== run A ==
==> flow/design.v (excerpt) <==
module adpll_ctr
   (
    input                     rst,
    input                     clk,
    input                     valid,
    input [5-1:0] address,
    input [26-1:0] wdata,
    input                     wstrb,
    output [1:0]              rdata,
    output reg                ready,
    input                     data_mod,  
    output                    dco_pd,
    output reg [1:0]          dco_osc_gain,
    output [4:0]              dco_c_l_rall,
    output [4:0]              dco_c_l_row,
    output [4:0]              dco_c_l_col,
    output [15:0]             dco_c_m_rall,
    output [15:0]             dco_c_m_row,
    output [15:0]             dco_c_m_col,
    output [15:0]             dco_c_s_rall,
    output [15:0]             dco_c_s_row,
    output [15:0]             dco_c_s_col,
    output                    tdc_pd,
    output                    tdc_pd_inj,
    output reg [2:0]          tdc_ctr_freq,
    input [6:0]               tdc_ripple_count,
    input [15:0]              tdc_phase
    );
   always @(posedge clk, posedge rst) begin
     if (rst)
       ready <= 1'b0;
     else
       ready <= valid;
   end
   reg                        rst_soft;
   reg [26-1:0]            FCW;
   reg [1:0]                  adpll_mode;
   reg                        en;
   reg [3:0]                  alpha_l;
   reg [3:0]                  alpha_m;
  ...
For scale: ~480 flip-flops, roughly 180 I/O pins, ~43000 µm² of cells after synthesis.
Settings: LEC_CHECK=0, ABC_AREA=1, CAP_MARGIN=20, CELL_PAD_IN_SITES_GLOBAL_PLACEMENT=1, CORE_ASPECT_RATIO=0.85, CORE_MARGIN=3, CORE_UTILIZATION=41, CTS_CLUSTER_DIAMETER=322, MAX_ROUTING_LAYER=met5, PLACE_DENSITY=0.54, SETUP_SLACK_MARGIN=0.12, SLEW_MARGIN=20, TNS_END_PERCENT=30; clock period 70.7 ns.
run.sh (not shown) runs the stock make flow with config.mk's settings and CLKGATE_MAP_FILE=.
Run A went all the way through the flow, and no timing, DRC or antenna check failed.
[inputs] run B vs run A
- a deleted CELL_PAD_IN_SITES_GLOBAL_PLACEMENT that had been 1
- a change of CORE_MARGIN from 3 to 2
- a change of CORE_UTILIZATION from 41 to 58
- a change of PLACE_DENSITY from 0.54 to 0.6
- a deleted CORE_ASPECT_RATIO that had been 0.85
- a change of TNS_END_PERCENT from 30 to 5
- a deleted ABC_AREA that had been 1
- a deleted MAX_ROUTING_LAYER that had been met5
- a deleted CTS_CLUSTER_DIAMETER that had been 322
- a deleted SETUP_SLACK_MARGIN that had been 0.12
- a change of the clock period (ns, I/O delays scaled along) from 70.7 to 31.1
==> results <==
- The layout from run B, despite a flow that completed every stage, fails the layout checks, with the failing checks listed as setup timing.
- Total routed wirelength: run B worse than run A
- Against run A, run B comes in 1 lower on biggest fanout along the worst timing path.
- Cmp run B vs run A: register share of the cell area lower in run B
- Worst hold slack across all endpoints in run B is 0.054 ns lower than in run A
The following lists how run C was set up differently from run B:
- PLACE_DENSITY: 0.6 -> unset
- TNS_END_PERCENT: 5 -> unset
- the clock period (ns, I/O delays scaled along): 31.1 -> 21.8
--- outcome ---
- The flow ended early for run C: it failed with a tool error in global routing (5_1_grt).
- Diff run B -> run C: placed instance count up about 5%; width of the chip flat.
- Per the comparison of run C with run B, placer's final routability congestion estimate rose about 6%, sum of net half-perimeters after detailed placement went up, placement-stage cell area saw an increase.
- Compared with run B, in run C netlist area before placement barely changed, y dimension of the die barely changed.
#### Input delta (run D over run C)
- an added PLACE_DENSITY of 0.6
- a change of CORE_UTILIZATION from 58 to 40
- a change of the clock period (ns, I/O delays scaled along) from 21.8 to 40.0
## What came out
Status(run C) = ERROR, stage = global routing (5_1_grt). Run D completed; timing, DRC and antenna clean. Delta (run D minus run C): number of setup buffers added after CTS fell by 147, total die area picked up an extra 44%, number of gates resized after CTS now smaller, height of the die climbed 20%, width of the die now larger. Comparing run D and run C, the lower effective utilization at floorplan is on run D. Run D -> run C: number of nets in the synthesized netlist delta 0, exact match. From run C to run D the numbers moved as follows: placeable core region rose 35000 µm²; post-DP HPWL fell about 10%.
The inputs of run E differ from those of run D as listed below.
- CORE_UTILIZATION now 68, was 40
- MAX_ROUTING_LAYER now met4, previously not set
- SETUP_SLACK_MARGIN now 5.0, previously not set
### Flow results
The final layouts of run D and run E pass the timing, design-rule and antenna checks. Re via count of the first global-routing pass: run D and run E aren't equal, and the higher value belongs to run E. Run D and run E ended up with nearly the same synthesized cell count.

* * *

Setup of build 64:
adpll_ctr again, from the RTL that the note above started with.
clock: 70.7 ns
lec_check: 0
abc_area: 1
cap_margin: 20
cell_pad_in_sites_global_placement: 3
core_aspect_ratio: 0.85
core_margin: 3
core_utilization: 41
cts_cluster_diameter: 322
gpl_routability_driven: 0
max_routing_layer: met5
place_density: 0.54
setup_slack_margin: 0.12
slew_margin: 20
tns_end_percent: 50
Relative to build 64, the following input files were edited for build 97:
Settings: swapping 0.54 for 0.6 in PLACE_DENSITY; clearing CTS_CLUSTER_DIAMETER, which used to be 322; clearing CORE_ASPECT_RATIO, which used to be 0.85; clearing CELL_PAD_IN_SITES_GLOBAL_PLACEMENT, which used to be 3; swapping 3 for 2 in CORE_MARGIN; swapping 41 for 40 in CORE_UTILIZATION; clearing MAX_ROUTING_LAYER, which used to be met5; clearing GPL_ROUTABILITY_DRIVEN, which used to be 0; clearing ABC_AREA, which used to be 1; clearing SETUP_SLACK_MARGIN, which used to be 0.12; clearing TNS_END_PERCENT, which used to be 50; swapping 70.7 for 39.3 in the clock period (ns, I/O delays scaled along).
==> comparison <==
| final worst-path setup slack | lower: build 97 |
Re path depth of the worst reg2reg path: build 97 is 20 down on build 64.
The final reports for build 97 and build 64 show delay of the slowest cell on the worst path higher in the former.
Against build 64, first-iteration DRC count in build 97 rose by more than 10%.
Cmp build 97 vs build 64: pin count of the biggest net entering global routing higher in build 97
[build 97] met1 usage in global routing fell 3.7 points relative to build 64
Summary: with build 64 as the reference, final cell area excluding filler cells in build 97 moved up by a little under 10%.
Against build 64, build 97 reports a post-detailed-routing wire length that is higher.
Taking build 97 as 1.0, build 64 lands at 1.3 on critical path depth.
Input changes introduced in build 13 (baseline for comparison: build 97):
Settings: CORE_UTILIZATION now 58, was 40; PLACE_DENSITY no longer set, was 0.6; the clock period (ns, I/O delays scaled along) now 32.3, was 39.3.
[summary]
Number of vias in the routed layout is lower on build 97. Signed area change from the synthesized netlist to the final layout, build 97 and build 13, lower one = build 97. Complete run, failing final checks: build 13, reason negative setup slack. Relative to build 97, met1 routed wirelength after detailed routing increased by 0.39% in build 13. Reported for build 97 and build 13, area taken by flip-flops and latches turned out identical to the last digit. Build 13 ended up with a higher first-pass detailed-route iteration total than build 97 did. sky130_fd_sc_hd__or4b_4 as the worst-path cell with the longest stage delay was reported by build 97, and sky130_fd_sc_hd__fa_1 by build 13. Taking build 97 as the reference, in build 13 wire length reported by the detailed router rose 13000 um; number of max-cap violations ~0 delta.

* * *

Setup of quartz:
Starting RTL as in the previous note.
export LEC_CHECK = 0
export ABC_AREA = 0
export CAP_MARGIN = 20
export CORE_ASPECT_RATIO = 1.67
export CORE_MARGIN = 2
export CORE_UTILIZATION = 59
export CTS_CLUSTER_SIZE = 24
export GPL_TIMING_DRIVEN = 0
export PLACE_DENSITY = 0.85
export SLEW_MARGIN = 5
export TNS_END_PERCENT = 100
create_clock -name core_clock -period 62.3 [get_ports {clk}]
quartz terminated abnormally: global routing (5_1_grt) reported GRT-0116.
Input changes introduced in sierra (baseline for comparison: quartz):
Settings: removing ABC_AREA (formerly 0); changing SLEW_MARGIN from 5 to 20; removing PLACE_DENSITY (formerly 0.85); removing GPL_TIMING_DRIVEN (formerly 0); removing CORE_ASPECT_RATIO (formerly 1.67); removing TNS_END_PERCENT (formerly 100); changing CORE_UTILIZATION from 59 to 70; removing CTS_CLUSTER_SIZE (formerly 24); setting SETUP_SLACK_MARGIN to 3.12 for the first time; changing the clock period (ns, I/O delays scaled along) from 62.3 to 12.9.
Notes after the runs:
sierra never completed; the flow aborted with a tool error in clock tree synthesis (4_1_cts).
Looking at number of buffer cells added on primary ports, sierra sits about 2.3% above quartz.
[compare] base=quartz new=sierra: chip width saw an increase; area of the core region has decreased.
[inputs] indigo vs sierra
Settings: SETUP_SLACK_MARGIN no longer set, was 3.12; PLACE_DENSITY now 0.6, previously not set; CORE_UTILIZATION now 35, was 70; the clock period (ns, I/O delays scaled along) now 39.3, was 12.9.
### Flow results
Having completed the whole flow, indigo delivered a layout that passed the timing, design-rule and antenna checks. Share of the yosys chip area belonging to registers came out exactly the same in indigo and sierra. Die size: indigo exceeds sierra. Of indigo and sierra, sierra shows the lower die span in y, with indigo above it.
Setup changes, indigo to ember
Settings: PLACE_DENSITY removed (was 0.6); CORE_UTILIZATION changed from 35 to 65; TNS_END_PERCENT newly set to 5; the clock period (ns, I/O delays scaled along) changed from 39.3 to 27.4.
Notes after the runs:
Going from indigo to ember, die size went down; CTS buffer count fell by 4.
Comparing ember and indigo, the one run not ending clean was ember.
The flow ended early for ember: it failed with a tool error in global routing (5_1_grt).
On share of flip-flops with an asynchronous set or reset, ember and indigo are basically level.
indigo → ember: buffers inserted during post-CTS setup optimization rose 48, pre-CTS setup slack decreased by 4.94 ns relative to the old numbers.

* * *

adpll_ctr again, from the RTL that the note above started with.
clock: 21.9 ns
lec_check: 0
cap_margin: 25
core_margin: 2
core_utilization: 61
max_routing_layer: met4
min_routing_layer: met1
setup_slack_margin: 5.0
slew_margin: 20
tns_end_percent: 5
The first run died in 5_1_grt.
Rerun with:
Settings changed: CAP_MARGIN 25 to 0, CORE_UTILIZATION 61 to 67, MIN_ROUTING_LAYER met1 to unset, PLACE_DENSITY set to 0.6, SETUP_SLACK_MARGIN 5.0 to unset.
Clock period 21.9 ns to 31.1 ns, I/O delays scaled along.
=> The new run ended with an error in 5_1_grt; die area came out lower by 8.8%; synthesized area stays the same; synthesized cell count does not change.
Rerun with:
Settings changed: CAP_MARGIN 0 to 20, CORE_UTILIZATION 67 to 65, TNS_END_PERCENT 5 to unset.
Clock period 31.1 ns to 25.0 ns, I/O delays scaled along.
After rerunning: The new run failed in 5_1_grt; die area rises by 3.0%; synthesized area is unchanged; synthesized cell count does not change.
Rerun with:
Settings changed: CORE_UTILIZATION 65 to 67, HOLD_SLACK_MARGIN set to -0.09, TNS_END_PERCENT set to 5.
Clock period 25.0 ns to 31.1 ns, I/O delays scaled along.
The changed run ended with an error in 5_1_grt.
Synthesized cell count does not change.
Synthesized area stays the same.
Die area falls by 2.9%.

* * *

adpll_ctr again, from the RTL that the note above started with.
clock: 40.0 ns
lec_check: 0
cap_margin: 20
cell_pad_in_sites_detail_placement: 1
core_margin: 2
core_utilization: 40
place_density: 0.43
slew_margin: 20
The first run finished with timing, DRC and antenna clean.
Rerun with:
Settings changed: CORE_ASPECT_RATIO from default to 0.72, CORE_MARGIN 2 to 8, CTS_CLUSTER_SIZE from default to 88, HOLD_SLACK_MARGIN from default to 0.28, MIN_ROUTING_LAYER from default to met1, SETUP_SLACK_MARGIN from default to 5.0.
Result: The changed run finished clean; fmax went up by a little under a tenth; final area went up by a little under a tenth; synthesized area stays the same; utilization went up by 4.1 points; non-clock buffer count went up by 204; sequential share of layout area went down by 1.8 points; count of clock-buffer cells in the layout went down by 19.
Rerun with:
Settings changed: ABC_AREA from default to 1, CELL_PAD_IN_SITES_DETAIL_PLACEMENT 1 to default, CELL_PAD_IN_SITES_GLOBAL_PLACEMENT from default to 3, CORE_ASPECT_RATIO 0.72 to default, CORE_UTILIZATION 40 to 41, CTS_CLUSTER_SIZE 88 to default, HOLD_SLACK_MARGIN 0.28 to default, MAX_ROUTING_LAYER from default to met4, MIN_ROUTING_LAYER met1 to default, PLACE_DENSITY 0.43 to 0.54, SETUP_SLACK_MARGIN 5.0 to default, TNS_END_PERCENT from default to 40.
The new run produced a clean layout.
Via count is lower by 9.3%.
Register-to-register slack improves by 1.6 ns.
Sequential share of layout area climbs by 4.1 points.
Final cell count is higher by 3.6%.
Utilization came out lower by 3.9 points.
Cell area shrinks by 16%.

* * *

adpll_ctr again, from the RTL that the note above started with.
make LEC_CHECK=0 CAP_MARGIN=20 CORE_MARGIN=2 CORE_UTILIZATION=72 CTS_CLUSTER_DIAMETER=41 CTS_CLUSTER_SIZE=15 PLACE_DENSITY=0.38 SETUP_SLACK_MARGIN=3.12 SLEW_MARGIN=20 finish   # period 12.1 ns
The first run ended with an error in detailed placement.
Change:
SETUP_SLACK_MARGIN = 3.51   (was 3.12)
=> The changed run never finished: it broke off in detailed placement; die size does not change; synthesized cell count does not change; synthesized area does not change.

* * *

run 1:
adpll_ctr again, from the RTL that the note above started with.
Settings: LEC_CHECK=0, CAP_MARGIN=20, CELL_PAD_IN_SITES_DETAIL_PLACEMENT=1, CORE_MARGIN=10, CORE_UTILIZATION=40, CTS_CLUSTER_SIZE=88, HOLD_SLACK_MARGIN=0.04, MIN_ROUTING_LAYER=met1, PLACE_DENSITY=0.43, SETUP_SLACK_MARGIN=5.0, SLEW_MARGIN=20; clock period 40.0 ns.
## Diff of input files: run 2 against run 1
# run 1
export LEC_CHECK = 0
export CAP_MARGIN = 20
export CELL_PAD_IN_SITES_DETAIL_PLACEMENT = 1
export CORE_MARGIN = 10
export CORE_UTILIZATION = 40
export CTS_CLUSTER_SIZE = 88
export HOLD_SLACK_MARGIN = 0.04
export MIN_ROUTING_LAYER = met1
export PLACE_DENSITY = 0.43
export SETUP_SLACK_MARGIN = 5.0
export SLEW_MARGIN = 20
create_clock -name core_clock -period 40.0 [get_ports {clk}]
# run 2
export LEC_CHECK = 0
export CAP_MARGIN = 20
export CORE_MARGIN = 2
export CORE_UTILIZATION = 10
export PLACE_DENSITY = 0.6
export SLEW_MARGIN = 20
create_clock -name core_clock -period 58.8 [get_ports {clk}]
## What came out
Comparing run 1 and run 2, the higher proportion of final cell area spent on non-clock buffers was measured on run 1.
Delta (run 2 minus run 1): global-route met2 utilization went down by 35 points, fraction of area in clock buffers and inverters saw a decrease, maximum single-stage delay on the critical path up 370 ps.
diff inputs: run 2 => run 3
# run 2
export LEC_CHECK = 0
export CAP_MARGIN = 20
export CORE_MARGIN = 2
export CORE_UTILIZATION = 10
export PLACE_DENSITY = 0.6
export SLEW_MARGIN = 20
create_clock -name core_clock -period 58.8 [get_ports {clk}]
# run 3
export LEC_CHECK = 0
export CAP_MARGIN = 20
export CORE_MARGIN = 2
export CORE_UTILIZATION = 65
export MAX_ROUTING_LAYER = met4
export SLEW_MARGIN = 20
export TNS_END_PERCENT = 5
create_clock -name core_clock -period 32.3 [get_ports {clk}]
Notes after the runs:
Run 3: complete, dirty (setup timing). In the tables for run 3 and run 2, share of the final layout cell area in sequential cells reads higher with run 2. Compared with run 2, in run 3 delay contributed by the slowest stage of the critical path shows a reduction of 450 ps, chip area line of the yosys report shows no meaningful change. Max-cap violation count: run 2 vs run 3 identical. Side by side, number of well taps turned out lower in run 3 than in run 2. Looking at highest metal layer with signal wires, the met5 result is from run 2; the met4 one comes from run 3. Cmp run 3 and run 2 / antenna diode instance count / lower: run 2.
Inputs modified between run 3 and run 4:
# run 3
export LEC_CHECK = 0
export CAP_MARGIN = 20
export CORE_MARGIN = 2
export CORE_UTILIZATION = 65
export MAX_ROUTING_LAYER = met4
export SLEW_MARGIN = 20
export TNS_END_PERCENT = 5
create_clock -name core_clock -period 32.3 [get_ports {clk}]
# run 4
export LEC_CHECK = 0
export CAP_MARGIN = 20
export CORE_MARGIN = 2
export CORE_UTILIZATION = 71
export HOLD_SLACK_MARGIN = -0.1
export MAX_ROUTING_LAYER = met4
export PLACE_DENSITY = 0.64
export SLEW_MARGIN = 20
export TNS_END_PERCENT = 5
create_clock -name core_clock -period 32.3 [get_ports {clk}]
--- outcome ---
- Run 4 | ERROR | global routing (5_1_grt)
- Run 4 against run 3: cell area after placement fell about 0.6%; row count decreased by 4 relative to the old numbers.
- When the final numbers for run 3 and run 4 were put side by side, the horizontal die size turned out to be smaller in run 4.
- Diff run 3 -> run 4 | die outline area | down by a little under 10%
- On post-CTS setup-driven buffer insertion count, the higher figure sits with run 4, not run 3.
- Placeable core area delta (run 4 − run 3): favourable
- Measured against each other, run 3 and run 4 differ in global placer's final weighted congestion, the lower figure coming from run 3.
- Worst setup slack before clock tree synthesis ended up 490 ps higher on run 4 than on run 3.
Relative to run 4, the following input files were edited for run 5:
# run 4
export LEC_CHECK = 0
export CAP_MARGIN = 20
export CORE_MARGIN = 2
export CORE_UTILIZATION = 71
export HOLD_SLACK_MARGIN = -0.1
export MAX_ROUTING_LAYER = met4
export PLACE_DENSITY = 0.64
export SLEW_MARGIN = 20
export TNS_END_PERCENT = 5
create_clock -name core_clock -period 32.3 [get_ports {clk}]
# run 5
export LEC_CHECK = 0
export CAP_MARGIN = 20
export CORE_MARGIN = 2
export CORE_UTILIZATION = 66
export MAX_ROUTING_LAYER = met4
export SETUP_SLACK_MARGIN = 5.0
export SLEW_MARGIN = 20
export TNS_END_PERCENT = 5
create_clock -name core_clock -period 29.9 [get_ports {clk}]
### Flow results
For run 4, the flow was terminated by a tool error in global routing (5_1_grt) and produced no final design. Run 5: aborted in global routing (5_1_grt) (tool error). In run 5 relative to run 4, total placed instance area had gone up slightly. Run 5 and run 4 ended up with roughly the same synthesized chip area reported by yosys. Post-CTS setup buffer count (lower): run 4. Run 5: core box area is about 7% higher than what run 4 reported. Run 4 → run 5: synthesized area essentially unchanged; count of standard-cell rows increased 3.2%; full die area increased about 7.5%; number of standard cells after synthesis essentially unchanged.
